## run 1
## life16
module life16(
    input clk,
    input load,
    input [255:0] data,
    output reg [255:0] q);
reg [3:0] sum;    
always @(posedge clk) begin
    if (load) begin q <= data; end
    else begin
        for (integer count = 0 ; count < 256 ; count++) begin
        if (count == 0) begin
            sum = q[1] + q[15] + q[16] + q[17] + q[31] + q[240] + q[241] +  q[255]; 
        end else if (count == 15) begin
            sum = q[14] + q[16] + q[0] + q[31] + q[240] + q[254] + q[30]  + q[255];
        end else if (count == 240) begin
            sum = q[0] + q[1] + q[15] + q[239] + q[241] + q[224] + q[225] + q[255];
        end else if (count == 255) begin
            sum = q[0] + q[14] +  q[15] + q[224] + q[238] + q[240] + q[239] + q[254];
        end else if (count > 0 && count < 15) begin
            sum = q[count -1] + q[count +1] + q[count +16] + q[count +15] + q[count +17] + q[count + 240] + q[count +239] + q[count +241];
        end else if (count % 16 == 0) begin 
            sum = q[count -1] + q[count +1] + q[count +15] + q[count +16] + q[count +17] + q[count -15] + q[count -16] + q[count +31];
        end else if (count % 16 == 15)  begin
            sum = q[count -1] + q[count +1] + q[count +15] + q[count -15]  + q[count +16] + q[count -16] + q[count -17]  + q[count -31];
        end else if (count > 240 && count < 255) begin
            sum = q[count -1] + q[count +1] + q[count - 15] + q[count - 16] + q[count - 17] + q[count - 240] + q[count - 241] + q[count - 239];
        end else begin
            sum = q[count -1] + q[count +1] + q[count -15] + q[count -16]  + q[count -17] + q[count +15] + q[count +16] + q[count +17];
        end
        if ((sum == 0 || sum == 1) || (sum >= 4)) begin
         	q[count] <= 0;
    	end else if (sum == 3) begin
         	q[count] <= 1;
    	end
    end
    end
end
endmodule
Size: about 5700 cells after synthesis, roughly 260 flip-flops, about 57000 µm² of cells after synthesis.
export LEC_CHECK = 0
export CAP_MARGIN = 35
export CELL_PAD_IN_SITES_GLOBAL_PLACEMENT = 0
export CORE_MARGIN = 2
export CORE_UTILIZATION = 69
export CTS_CLUSTER_SIZE = 34
export GPL_TIMING_DRIVEN = 1
export SETUP_SLACK_MARGIN = 0.97
export SLEW_MARGIN = 15
create_clock -name core_clock -period 3.53 [get_ports {clk}]
run.sh (not shown) runs the stock make flow with config.mk's settings and CLKGATE_MAP_FILE=.
Run 1 never completed, since it errored out during 5_1_grt.
The inputs of run 2 differ from those of run 1 as listed below.
- CTS_CLUSTER_SIZE no longer set, was 34
- CAP_MARGIN now 20, was 35
- CORE_UTILIZATION now 47, was 69
- SLEW_MARGIN now 20, was 15
- CELL_PAD_IN_SITES_GLOBAL_PLACEMENT no longer set, was 0
- SETUP_SLACK_MARGIN no longer set, was 0.97
- GPL_TIMING_DRIVEN no longer set, was 1
- the clock period (ns, I/O delays scaled along) now 4.43, was 3.53
Run 2 closes out successfully: all stages finished, all timing, DRC and antenna checks passed. Taking run 1 as the reference, in run 2 clock buffer count from CTS went up by 3, floorplan die height up about 20%. Diff run 2..run 1 | count of clock tree sinks | unchanged. Diff run 1 -> run 2: placed standard-cell area lost about 8%; tally of unique sky130hd cells used after synthesis neither gained nor lost much; starting density of the core lost 22 points; chip area picked up an extra about 46%; chip area estimate from yosys synthesis neither gained nor lost much.
What run 3 does differently from run 2 at the input level:
- CORE_ASPECT_RATIO now 1.66, previously not set
- CORE_UTILIZATION now 40, was 47
- CELL_PAD_IN_SITES_DETAIL_PLACEMENT now 1, previously not set
- the clock period (ns, I/O delays scaled along) now 5.0, was 4.43
==> comparison <==
Run 3 ended up with q[225]$_DFFE_PP_ as its last element of the critical path; run 2 ended up with q[18]$_DFFE_PP_.
Against run 2, ratio of routed vias to standard cells in run 3 rose by a few percent.
Diff run 2 -> run 3 | die area | up by more than 10%
[compare] base=run 2 new=run 3: chip area from the yosys synthesis statistics barely changed.
Run 2 reports its launch point of the worst path as q[17]$_DFFE_PP_ while run 3 reports q[224]$_DFFE_PP_.
Share of the core filled with cells in the final layout: run 2 and run 3 compared, lower one is run 3
Delta (run 3 minus run 2): clock buffer instance count of the final layout saw a decrease; number of standard cells in the layout, taps in and fillers out saw an increase.
Relative to run 3, the following input files were edited for run 4:
- CELL_PAD_IN_SITES_DETAIL_PLACEMENT: 1 -> unset
- PLACE_DENSITY: unset -> 0.38
- CORE_UTILIZATION: 40 -> 68
- CORE_ASPECT_RATIO: 1.66 -> unset
- the clock period (ns, I/O delays scaled along): 5.0 -> 3.92
Results
Looking at met3 capacity usage during global routing across run 3 and run 4, the one that comes out lower is run 3. Re number of buffers created by CTS: run 3 and run 4 aren't equal, and the higher value belongs to run 4. On multi-input combinational area share, the higher figure sits with run 3, not run 4. Run 3 → run 4: design area now sits higher. Compared with run 3, run 4 shows a final-layout setup total negative slack that is 0.38 ns lower. In terms of number of cells produced by synthesis, run 3 and run 4 differ only marginally. Compared with run 3, placement density in the core of run 4 is higher. No crash in run 4: every stage finished, but the layout fails its final checks due to negative setup slack.
What run 5 does differently from run 4 at the input level:
- removing PLACE_DENSITY (formerly 0.38)
- setting HOLD_SLACK_MARGIN to -0.09 for the first time
- changing CORE_UTILIZATION from 68 to 70
- setting CTS_CLUSTER_SIZE to 24 for the first time
- changing the clock period (ns, I/O delays scaled along) from 3.92 to 3.85
--- outcome ---
- Run 5: complete, dirty (negative setup slack)
- Run 4 ended up with met5 as its uppermost layer routed; run 5 ended up with met4.
- Looking at vias per cell, run 5 sits 2.9% above run 4.
- Wire: run 5 routes more than run 4
- Going from run 4 to run 5, the cell count was found to have gone up by about 1.3%.
- Die: run 5 smaller than run 4
- Compare run 4 and run 5 | number of buffers inserted by post-CTS setup repair lower: run 4
- Run 5 ends up with a met3 track demand over resource that is 1.0 points higher than in run 4.
- Run 5 has less setup slack than run 4.
